==> inputs of try-cedar <==
==> flow/design.v (excerpt) <==
module ted
(
	input         clk,				 
	input         reset,
	input  [15:0] addr_in,
	output [15:0] addr_out,
	input   [7:0] data_in,
	output  [7:0] data_out,
	input         rw,
	output        cpuclk,			 
	output  [6:0] color,				 
	output        csync,
	output reg    hsync,
	output reg    vsync,
	output reg    hblank,
	output reg    vblank_out,
	input         wide,
	output        ce_pix,
	output        irq,
	output        ba,
	output reg    cs_io,
	output reg    cs_ram,
	output reg    cs0,
	output reg    cs1,
	output reg    aec,
	output  [4:0] snd,
	output        pal,
	input   [7:0] k,
	input   [1:0] tvmode,
	output        cpuenable			 
);
make LEC_CHECK=0 CAP_MARGIN=20 CORE_MARGIN=2 CORE_UTILIZATION=72 CTS_CLUSTER_DIAMETER=359 PLACE_DENSITY_LB_ADDON=0.0 SLEW_MARGIN=20 TNS_END_PERCENT=5 finish   # period 6.13 ns
run.sh (not shown) runs the stock make flow with config.mk's settings and CLKGATE_MAP_FILE=.
==> try-willow: changes against try-cedar <==
==> flow/config.mk (replaced) <==
export PLATFORM = sky130hd
export DESIGN_NAME = ted
export DESIGN_NICKNAME = ted
export VERILOG_FILES = /design/flow/design.v
export SDC_FILE = /design/flow/constraint.sdc
export NUM_CORES = 4
export LEC_CHECK = 0
export CAP_MARGIN = 20
export CORE_MARGIN = 2
export CORE_UTILIZATION = 70
export SETUP_SLACK_MARGIN = 0.5
export SLEW_MARGIN = 20
==> flow/constraint.sdc (replaced) <==
create_clock -name core_clock -period 3.73 [get_ports {clk}]
set_input_delay 0.7460 -clock core_clock [delete_from_list [all_inputs] [get_ports {clk}]]
set_output_delay 0.7460 -clock core_clock [all_outputs]
set_load 0.01 [all_outputs]
==> try-yarrow: changes against try-cedar <==
==> flow/config.mk (replaced) <==
export PLATFORM = sky130hd
export DESIGN_NAME = ted
export DESIGN_NICKNAME = ted
export VERILOG_FILES = /design/flow/design.v
export SDC_FILE = /design/flow/constraint.sdc
export NUM_CORES = 4
export LEC_CHECK = 0
export ABC_AREA = 1
export CAP_MARGIN = 0
export CORE_ASPECT_RATIO = 0.7
export CORE_MARGIN = 2
export CORE_UTILIZATION = 72
export CTS_CLUSTER_DIAMETER = 365
export CTS_CLUSTER_SIZE = 11
export PLACE_DENSITY = 0.39
export SETUP_SLACK_MARGIN = 0.99
export SLEW_MARGIN = 20
export TNS_END_PERCENT = 5
==> flow/constraint.sdc (replaced) <==
create_clock -name core_clock -period 3.31 [get_ports {clk}]
set_input_delay 0.6620 -clock core_clock [delete_from_list [all_inputs] [get_ports {clk}]]
set_output_delay 0.6620 -clock core_clock [all_outputs]
set_load 0.01 [all_outputs]
==> try-zinc: changes against try-cedar <==
==> flow/config.mk (replaced) <==
export PLATFORM = sky130hd
export DESIGN_NAME = ted
export DESIGN_NICKNAME = ted
export VERILOG_FILES = /design/flow/design.v
export SDC_FILE = /design/flow/constraint.sdc
export NUM_CORES = 4
export LEC_CHECK = 0
export ABC_AREA = 1
export CAP_MARGIN = 20
export CORE_MARGIN = 2
export CORE_UTILIZATION = 40
export CTS_CLUSTER_DIAMETER = 332
export GPL_TIMING_DRIVEN = 0
export SETUP_SLACK_MARGIN = 1.83
export SLEW_MARGIN = 35
==> flow/constraint.sdc (replaced) <==
create_clock -name core_clock -period 10.0 [get_ports {clk}]
set_input_delay 2.0000 -clock core_clock [delete_from_list [all_inputs] [get_ports {clk}]]
set_output_delay 2.0000 -clock core_clock [all_outputs]
set_load 0.01 [all_outputs]
==> flow_metrics.env <==
# physical design summary
export IMPL_run_status="complete, no violations"
export IMPL_postRouteWirelength_um=183000
export IMPL_seq_power_share=0.494
export IMPL_tightest_slew_ns=1.31
export IMPL_ys_top_cells_by_count="1869 x nand2_1, 1193 x dfxtp_1, 948 x a21oi_1"
export IMPL_hp_start="resetCnt3Irq"
export IMPL_warnings=69
export IMPL_place_hpwl_um=113000
export IMPL_p_clk_mw=12.3
export IMPL_clkPwrFrac=0.477
export IMPL_cp_arrival_ns=3.83
export IMPL_die_y_um=275
export IMPL_coreArea_sq_um=72800
export IMPL_ys_sh_mux=0.0367
export IMPL_finalNetCount=6555
export IMPL_inverters=53
export IMPL_min_to="Cnt3Irq"
export IMPL_grt_use_total=0.467
export IMPL_layout_cells_non_filler=7536
export IMPL_die_area_sq_um=75700
The numbers above come from try-willow.

==> flow_metrics.env <==
# physical design summary
export IMPL_coreArea_sq_um=71100
export IMPL_place_hpwl_um=101000
export IMPL_ys_sh_mux=0.0367
export IMPL_min_to="Cnt2Irq"
export IMPL_cp_arrival_ns=3.24
export IMPL_hp_start="resetCnt2Irq"
export IMPL_die_y_um=271
export IMPL_ys_top_cells_by_count="1869 x nand2_1, 1193 x dfxtp_1, 948 x a21oi_1"
export IMPL_clkPwrFrac=0.474
export IMPL_layout_cells_non_filler=7402
export IMPL_die_area_sq_um=73600
export IMPL_run_status="complete, no violations"
export IMPL_inverters=53
export IMPL_postRouteWirelength_um=162000
export IMPL_warnings=92
export IMPL_tightest_slew_ns=1.14
export IMPL_grt_use_total=0.422
export IMPL_p_clk_mw=7.38
The numbers above come from try-cedar.

==> flow_metrics.env <==
# physical design summary
export IMPL_run_status="complete, no violations"
export IMPL_die_y_um=227
export IMPL_hp_start="reset"
export IMPL_die_area_sq_um=73400
export IMPL_postRouteWirelength_um=196000
export IMPL_ys_top_cells_by_count="1732 x nor2_1, 1193 x dfxtp_1, 1020 x o21ai_0"
export IMPL_grt_use_total=0.488
export IMPL_seq_power_share=0.523
export IMPL_coreArea_sq_um=70100
export IMPL_clkPwrFrac=0.436
export IMPL_grt_remaining_overflow=0
export IMPL_finalNetCount=7362
export IMPL_place_hpwl_um=120000
export IMPL_inverters=551
export IMPL_tightest_slew_ns=1.32
export IMPL_warnings=74
export IMPL_min_to="ch1stateclk_prev"
export IMPL_p_clk_mw=12.0
The numbers above come from try-yarrow.

==> flow_metrics.env <==
# physical design summary
export IMPL_setup_viol=0
export IMPL_clkPwrFrac=0.496
export IMPL_ys_top_cells_by_count="1732 x nor2_1, 1193 x dfxtp_1, 1020 x o21ai_0"
export IMPL_hp_start="resetCnt1Irq"
export IMPL_layout_cells_non_filler=9143
export IMPL_place_hpwl_um=147000
export IMPL_warnings=41
export IMPL_cp_max_fo=10
export IMPL_coreArea_sq_um=127000
export IMPL_run_status="complete, no violations"
export IMPL_inverters=547
export IMPL_ys_cells=7150
export IMPL_ys_sh_mux=0
export IMPL_die_area_sq_um=131000
export IMPL_synth_net_count=7225
export IMPL_p_clk_mw=5.07
export IMPL_cp_arrival_ns=3.89
export IMPL_post_cts_resized=0
export IMPL_seq_power_share=0.466
export IMPL_grt_use_total=0.291
export IMPL_die_y_um=362
The numbers above come from try-zinc.

